willow:
## algorithm_top
module algorithm_top (
  input  logic                 clk,
  input  logic                 rst_n,
  input  logic                 s_valid,
  output logic                 s_ready,
  input  params_pkg::in_t      s_data,
  output logic                 m_valid,
  input  logic                 m_ready,
  output params_pkg::out_t     m_data
);
  algorithm_core u_core (
    .clk      (clk),
    .rst_n    (rst_n),
    .s_valid  (s_valid),
    .s_ready  (s_ready),
    .s_data   (s_data),
    .m_valid  (m_valid),
    .m_ready  (m_ready),
    .m_data   (m_data)
  );
endmodule
make LEC_CHECK=0 CAP_MARGIN=10 CELL_PAD_IN_SITES_DETAIL_PLACEMENT=2 CORE_ASPECT_RATIO=1.38 CORE_MARGIN=2 CORE_UTILIZATION=33 CTS_CLUSTER_DIAMETER=397 GPL_ROUTABILITY_DRIVEN=0 MAX_ROUTING_LAYER=met4 PLACE_DENSITY_LB_ADDON=0.11 SETUP_SLACK_MARGIN=-0.03 SLEW_MARGIN=15 TNS_END_PERCENT=40 finish   # period 7.65 ns
run.sh (not shown) runs the stock make flow with config.mk's settings and CLKGATE_MAP_FILE=.
diff inputs: willow => indigo
- clearing PLACE_DENSITY_LB_ADDON, which used to be 0.11
- clearing MAX_ROUTING_LAYER, which used to be met4
- swapping 10 for 20 in CAP_MARGIN
- clearing CORE_ASPECT_RATIO, which used to be 1.38
- clearing CELL_PAD_IN_SITES_DETAIL_PLACEMENT, which used to be 2
- clearing TNS_END_PERCENT, which used to be 40
- swapping 397 for 53 in CTS_CLUSTER_DIAMETER
- swapping 33 for 72 in CORE_UTILIZATION
- clearing GPL_ROUTABILITY_DRIVEN, which used to be 0
- swapping 15 for 20 in SLEW_MARGIN
- swapping -0.03 for 1.15 in SETUP_SLACK_MARGIN
- swapping 7.65 for 4.64 in the clock period (ns, I/O delays scaled along)
Results
willow and indigo: one clean run, willow; the rest did not finish clean. [indigo] flow finished | final checks: failed | reasons: negative setup slack. The uppermost layer routed comes out met5 in one run and met4 in the other, namely in indigo and willow respectively. For the post-layout instance count excluding filler cells, indigo came in 1198 lower than willow did. Taking willow as the reference, in indigo TritonCTS buffer count rose 2, area share of fa/ha/maj cells after synthesis shows no meaningful change. Run comparison: willow cell with the largest stage delay on the worst path dfrtp_1; indigo cell with the largest stage delay on the worst path fa_1. Relative to willow, indigo improves first-pass GRT wire length. Fmax of indigo exceeds that of willow by more than 10%.
What tundra does differently from indigo at the input level:
- changing CORE_UTILIZATION from 72 to 40
- removing CTS_CLUSTER_DIAMETER (formerly 53)
- removing SETUP_SLACK_MARGIN (formerly 1.15)
- changing the clock period (ns, I/O delays scaled along) from 4.64 to 6.0
Findings:
- tundra ran to completion and came out clean on the timing, DRC and antenna checks.
- indigo had finished all stages when the layout checks came back failing, citing negative setup slack.
- Placed wire-length estimate is lower on tundra
- Compared indigo against tundra; number of clock sinks within noise.
Setup changes, tundra to pepper
- CORE_UTILIZATION: 40 -> 30
- the clock period (ns, I/O delays scaled along): 6.0 -> 5.56
[summary]
The launch point of the worst path comes out u_core.samples[13][8] in one run and u_core.samples[10][6] in the other, namely in pepper and tundra respectively. Lower routed wire length goes to tundra over pepper.
> inputs changed (pepper -> garnet)
- swapping 30 for 18 in CORE_UTILIZATION
- swapping 5.56 for 7.72 in the clock period (ns, I/O delays scaled along)
[summary]
- Compared with pepper, garnet degrades die area.
- Comparing pepper and garnet, the higher register-to-register setup slack is on garnet.
- garnet ended with less fraction of the cycle the final worst path needs than pepper.
- Looking at number of placed instances with taps included, garnet sits 21% higher than pepper does.
- Going from pepper to garnet, placement row count grew by more than a quarter.
- Between garnet and pepper, it is garnet whose global routing usage on met1 is lower, by 8.5 points.
- From pepper to garnet the numbers moved as follows: arrival time of data at the critical path endpoint +350 ps; met3 global-route usage -0.36 points.
- Route | garnet vs pepper | wire shorter in garnet

* * *

## v21
Starting RTL as in the previous note.
Settings: LEC_CHECK=0, ABC_AREA=1, CAP_MARGIN=10, CELL_PAD_IN_SITES_DETAIL_PLACEMENT=0, CORE_ASPECT_RATIO=1.38, CORE_MARGIN=2, CORE_UTILIZATION=33, CTS_CLUSTER_DIAMETER=397, GPL_ROUTABILITY_DRIVEN=0, MAX_ROUTING_LAYER=met5, MIN_ROUTING_LAYER=met1, PLACE_DENSITY_LB_ADDON=0.01, SETUP_SLACK_MARGIN=-0.03, SLEW_MARGIN=15, TNS_END_PERCENT=40; clock period 7.65 ns.
v21 completed end to end with timing, DRC and antenna clean.
What v17 does differently from v21 at the input level:
- PLACE_DENSITY_LB_ADDON removed (was 0.01)
- ABC_AREA removed (was 1)
- CTS_CLUSTER_DIAMETER removed (was 397)
- MIN_ROUTING_LAYER removed (was met1)
- CORE_ASPECT_RATIO removed (was 1.38)
- SLEW_MARGIN changed from 15 to 20
- CORE_UTILIZATION changed from 33 to 65
- GPL_ROUTABILITY_DRIVEN removed (was 0)
- TNS_END_PERCENT removed (was 40)
- CELL_PAD_IN_SITES_DETAIL_PLACEMENT removed (was 0)
- MAX_ROUTING_LAYER removed (was met5)
- CAP_MARGIN changed from 10 to 20
- SETUP_SLACK_MARGIN removed (was -0.03)
- the clock period (ns, I/O delays scaled along) changed from 7.65 to 4.01
Status: clock-pin slew on the worst setup and hold paths parity (v17, v21)
STATUS run=v17 STAGES=ALL_DONE FINAL_CHECKS=FAILED CAUSE=setup timing
Note that the chip area recorded for v17 amounts to 0.45 times the value seen in v21.
Higher data-path buffer share of cell area in the final layout among v17 and v21: v17
Input changes introduced in v54 (baseline for comparison: v17):
- putting PLACE_DENSITY at 0.64 where nothing was set
- swapping 20 for 10 in CAP_MARGIN
- putting CTS_CLUSTER_DIAMETER at 340 where nothing was set
- swapping 65 for 72 in CORE_UTILIZATION
- swapping 4.01 for 4.88 in the clock period (ns, I/O delays scaled along)
Results
- Every stage of v54 finished as expected; the final checks, on the other hand, flagged setup timing, which means the layout fails.
- Compared with v17, in v54 routed wire length dropped about 10%, number of nets in the synthesized netlist shows no meaningful change, count of filler cells inserted in the layout went down 448, wire length on met3 went down 2.5%.
Inputs modified between v54 and v16:
- CAP_MARGIN: 10 -> 20
- CORE_UTILIZATION: 72 -> 40
- CTS_CLUSTER_DIAMETER: 340 -> unset
- PLACE_DENSITY: 0.64 -> unset
- the clock period (ns, I/O delays scaled along): 4.88 -> 5.56
Across v54 and v16, a clean result was obtained everywhere but in v54.
Summary — core utilization, v16 relative to v54: lower, by 36 points.
Fmax | v16 vs v54 | v16 slower
Total clock buffers created by CTS: v16 > v54
Looking at growth of design area from synthesis to finish, v16 sits below v54.
The data required time of the worst path in v16 sits 0.72 ns above the value recorded for v54.
Final critical-path setup slack on v16 is up relative to v54.
Modified inputs, v15 compared to v16
- changing CORE_UTILIZATION from 40 to 72
- setting PLACE_DENSITY_LB_ADDON to 0.01 for the first time
- setting SETUP_SLACK_MARGIN to 1.38 for the first time
- setting CTS_CLUSTER_DIAMETER to 98 for the first time
- changing the clock period (ns, I/O delays scaled along) from 5.56 to 4.86
==> results <==
Final checks on v15, whose flow otherwise completed, came back failing, citing setup timing.
Final count of pins violating max slew across v16 and v15: no real change.
v15 vs. v16: synthesis-to-finish area growth now sits higher, total number of tap cells down 44%, final instance area rose by about 7%, chip area dropped about 44%.
Measured against v16, the tally of non-filler cells in the final layout of v15 comes out at 0.925 times the reference value.
For post-detailed-routing wire length, dividing the value from v16 by the value from v15 gives 0.839.
Number of clock buffer instances in the layout (v16 / v15): 1.09
Against v16, number of nets at the end of the flow in v15 rose by a few percent.
The beginning of the critical path comes out u_core.samples[10][6] in one run and u_core.samples[10][8] in the other, namely in v15 and v16 respectively.
Clock skew after layout (higher): v15

* * *

The RTL this note starts from:
==> flow/design.v <==
package params_pkg;
  parameter int COEFF_WIDTH    = 16;  
  parameter int DATA_WIDTH     = 12;  
  parameter int OUTPUT_WIDTH   = 16;  
  parameter int PIPELINE_DEPTH = 5;   
  parameter int NUM_TAPS       = 16;  
  parameter int INPUT_FRAC     = 11;  
  parameter int COEFF_FRAC     = 14;  
  parameter int OUTPUT_FRAC    = 14;  
  parameter int ACC_WIDTH      = 32;  
  localparam int PROD_WIDTH = DATA_WIDTH + COEFF_WIDTH;  
  localparam int SHIFT_RIGHT = (INPUT_FRAC + COEFF_FRAC) - OUTPUT_FRAC;  
  typedef logic signed [DATA_WIDTH-1:0]    in_t;
  typedef logic signed [COEFF_WIDTH-1:0]  coeff_t;
  typedef logic signed [PROD_WIDTH-1:0]   prod_t;
  typedef logic signed [ACC_WIDTH-1:0]    acc_t;
  typedef logic signed [OUTPUT_WIDTH-1:0] out_t;
  localparam logic [NUM_TAPS*COEFF_WIDTH-1:0] COEFF_ROM = {
    -16'sd28,
    -16'sd1014,
    -16'sd1589,
    -16'sd1638,
    -16'sd1153,
    -16'sd261,
    16'sd790,
    16'sd1710,
    16'sd2177,
    16'sd2110,
    16'sd1594,
    16'sd845,
    16'sd184,
    -16'sd179,
    -16'sd226,
    -16'sd116
  };
endpackage
import params_pkg::*;
module algorithm_core (
  input  logic                 clk,
  input  logic                 rst_n,
  input  logic                 s_valid,
  output logic                 s_ready,
  input  params_pkg::in_t      s_data,
  output logic                 m_valid,
  input  logic                 m_ready,
  output params_pkg::out_t     m_data
);
  assign s_ready = 1'b1;
  logic signed [DATA_WIDTH-1:0] samples [0:NUM_TAPS-1];
  logic valid_pipe [0:PIPELINE_DEPTH];
  logic signed [PROD_WIDTH-1:0] prods_comb [0:NUM_TAPS-1];
  params_pkg::acc_t prod_ext_comb [0:NUM_TAPS-1];
  params_pkg::acc_t stage_prod_reg   [0:NUM_TAPS-1];  
  params_pkg::acc_t stage_sum8_reg   [0:8-1];        
  params_pkg::acc_t stage_sum4_reg   [0:4-1];        
  params_pkg::acc_t stage_sum2_reg   [0:2-1];        
  params_pkg::acc_t stage_final_reg;                 
  genvar i;
  generate
    for (i = 0; i < NUM_TAPS; i++) begin : PROD_COMB
      always_comb begin
        prods_comb[i] = $signed(samples[i]) * $signed(COEFF_ROM[i*COEFF_WIDTH +: COEFF_WIDTH]);
        prod_ext_comb[i] = $signed({{(ACC_WIDTH-PROD_WIDTH){prods_comb[i][PROD_WIDTH-1]}}, prods_comb[i]});
      end
    end
  endgenerate
  integer idx;
  always_ff @(posedge clk or negedge rst_n) begin
    if (!rst_n) begin
      for (idx = 0; idx < NUM_TAPS; idx = idx + 1) begin
        samples[idx] <= '0;
      end
      for (idx = 0; idx <= PIPELINE_DEPTH; idx = idx + 1) begin
        valid_pipe[idx] <= 1'b0;
      end
      for (idx = 0; idx < NUM_TAPS; idx = idx + 1) begin
        stage_prod_reg[idx] <= '0;
      end
      for (idx = 0; idx < 8; idx = idx + 1) begin
        stage_sum8_reg[idx] <= '0;
      end
      for (idx = 0; idx < 4; idx = idx + 1) begin
        stage_sum4_reg[idx] <= '0;
      end
      for (idx = 0; idx < 2; idx = idx + 1) begin
        stage_sum2_reg[idx] <= '0;
      end
      stage_final_reg <= '0;
    end else begin
      if (s_valid && s_ready) begin
        for (idx = NUM_TAPS-1; idx >= 1; idx = idx - 1) begin
          samples[idx] <= samples[idx-1];
        end
        samples[0] <= s_data;
      end
      valid_pipe[0] <= s_valid & s_ready;
      for (idx = 0; idx < PIPELINE_DEPTH; idx = idx + 1) begin
        valid_pipe[idx+1] <= valid_pipe[idx];
      end
      for (idx = 0; idx < NUM_TAPS; idx = idx + 1) begin
        stage_prod_reg[idx] <= prod_ext_comb[idx];
      end
      for (idx = 0; idx < 8; idx = idx + 1) begin
        stage_sum8_reg[idx] <= stage_prod_reg[2*idx] + stage_prod_reg[2*idx + 1];
      end
      for (idx = 0; idx < 4; idx = idx + 1) begin
        stage_sum4_reg[idx] <= stage_sum8_reg[2*idx] + stage_sum8_reg[2*idx + 1];
      end
      for (idx = 0; idx < 2; idx = idx + 1) begin
        stage_sum2_reg[idx] <= stage_sum4_reg[2*idx] + stage_sum4_reg[2*idx + 1];
      end
      stage_final_reg <= stage_sum2_reg[0] + stage_sum2_reg[1];
    end
  end
  logic signed [ACC_WIDTH-1:0] shifted_acc;
  always_comb begin
    if (SHIFT_RIGHT >= 0)
      shifted_acc = $signed(stage_final_reg) >>> SHIFT_RIGHT;
    else
      shifted_acc = $signed(stage_final_reg) <<< (-SHIFT_RIGHT);
  end
  assign m_data  = params_pkg::out_t'(shifted_acc[OUTPUT_WIDTH-1:0]);
  assign m_valid = valid_pipe[PIPELINE_DEPTH];
endmodule
import params_pkg::*;
module algorithm_top (
  input  logic                 clk,
  input  logic                 rst_n,
  input  logic                 s_valid,
  output logic                 s_ready,
  input  params_pkg::in_t      s_data,
  output logic                 m_valid,
  input  logic                 m_ready,
  output params_pkg::out_t     m_data
);
  algorithm_core u_core (
    .clk      (clk),
    .rst_n    (rst_n),
    .s_valid  (s_valid),
    .s_ready  (s_ready),
    .s_data   (s_data),
    .m_valid  (m_valid),
    .m_ready  (m_ready),
    .m_data   (m_data)
  );
endmodule
clock: 3.53 ns
lec_check: 0
abc_area: 1
cap_margin: 15
core_aspect_ratio: 0.65
core_margin: 2
core_utilization: 68
cts_cluster_diameter: 317
gpl_routability_driven: 1
setup_slack_margin: 1.01
slew_margin: 15
tns_end_percent: 5
The starting point ran to the end with violations: setup timing.
Next try:
- ABC_AREA: 1 -> default
- CAP_MARGIN: 15 -> 20
- CORE_ASPECT_RATIO: 0.65 -> default
- CORE_UTILIZATION: 68 -> 72
- CTS_CLUSTER_DIAMETER: 317 -> default
- GPL_ROUTABILITY_DRIVEN: 1 -> default
- PLACE_DENSITY: default -> 0.64
- SETUP_SLACK_MARGIN: 1.01 -> default
- SLEW_MARGIN: 15 -> 20
- TNS_END_PERCENT: 5 -> default
- clock period: 3.53 -> 4.88 ns (I/O delays scaled with it)
Result: The changed run finished but fails on setup timing. Design area fell by 20%. Wire length is lower by 45%. Setup slack gets better by 1.3 ns. Critical path depth is lower by 1. Sequential cell count does not change. First-iteration DRC count went down by 72%.
Next try:
- CORE_MARGIN: 2 -> 8
- CORE_UTILIZATION: 72 -> 40
- PLACE_DENSITY: 0.64 -> default
- PLACE_DENSITY_LB_ADDON: default -> 0.19
- clock period: 4.88 -> 6.0 ns (I/O delays scaled with it)
=>
- Now the flow completed with no timing, DRC or antenna violations
- die size goes up by about 90%
- routed wire length is lower by 1.7%
- worst setup slack improved by 0.67 ns
- global-route usage is lower by 16 points
- synthesized area does not change
- critical path depth does not change
- count of clock-buffer cells in the layout goes up by 25
- final cell count increases by about 10%
Next try:
- CORE_MARGIN: 8 -> 2
- CORE_UTILIZATION: 40 -> 64
- PLACE_DENSITY_LB_ADDON: 0.19 -> default
- clock period: 6.0 -> 4.87 ns (I/O delays scaled with it)
The new run ran to the end with violations: setup timing.
Critical path depth stays the same.
Setup slack degrades by 0.58 ns.
Routed wire length climbs by 0.68%.
First-iteration DRC count climbs by 15%.
Maximum frequency rises by 11%.
Design area came out higher by 1.4%.
Via count increases by 3.6%.
Area after synthesis does not change.
Hold slack got worse by 0.11 ns.
Synthesized cell count stays the same.
Next try:
- CAP_MARGIN: 20 -> 40
- CORE_UTILIZATION: 64 -> 72
- CTS_CLUSTER_DIAMETER: default -> 320
- CTS_CLUSTER_SIZE: default -> 26
- PLACE_DENSITY_LB_ADDON: default -> 0.0
- SETUP_SLACK_MARGIN: default -> 0.14
- clock period: 4.87 -> 1.57 ns (I/O delays scaled with it)
What happened: Now the flow stopped in global routing on GRT-0116; synthesized cell count does not change; synthesized area stays the same; die area drops by 11%.
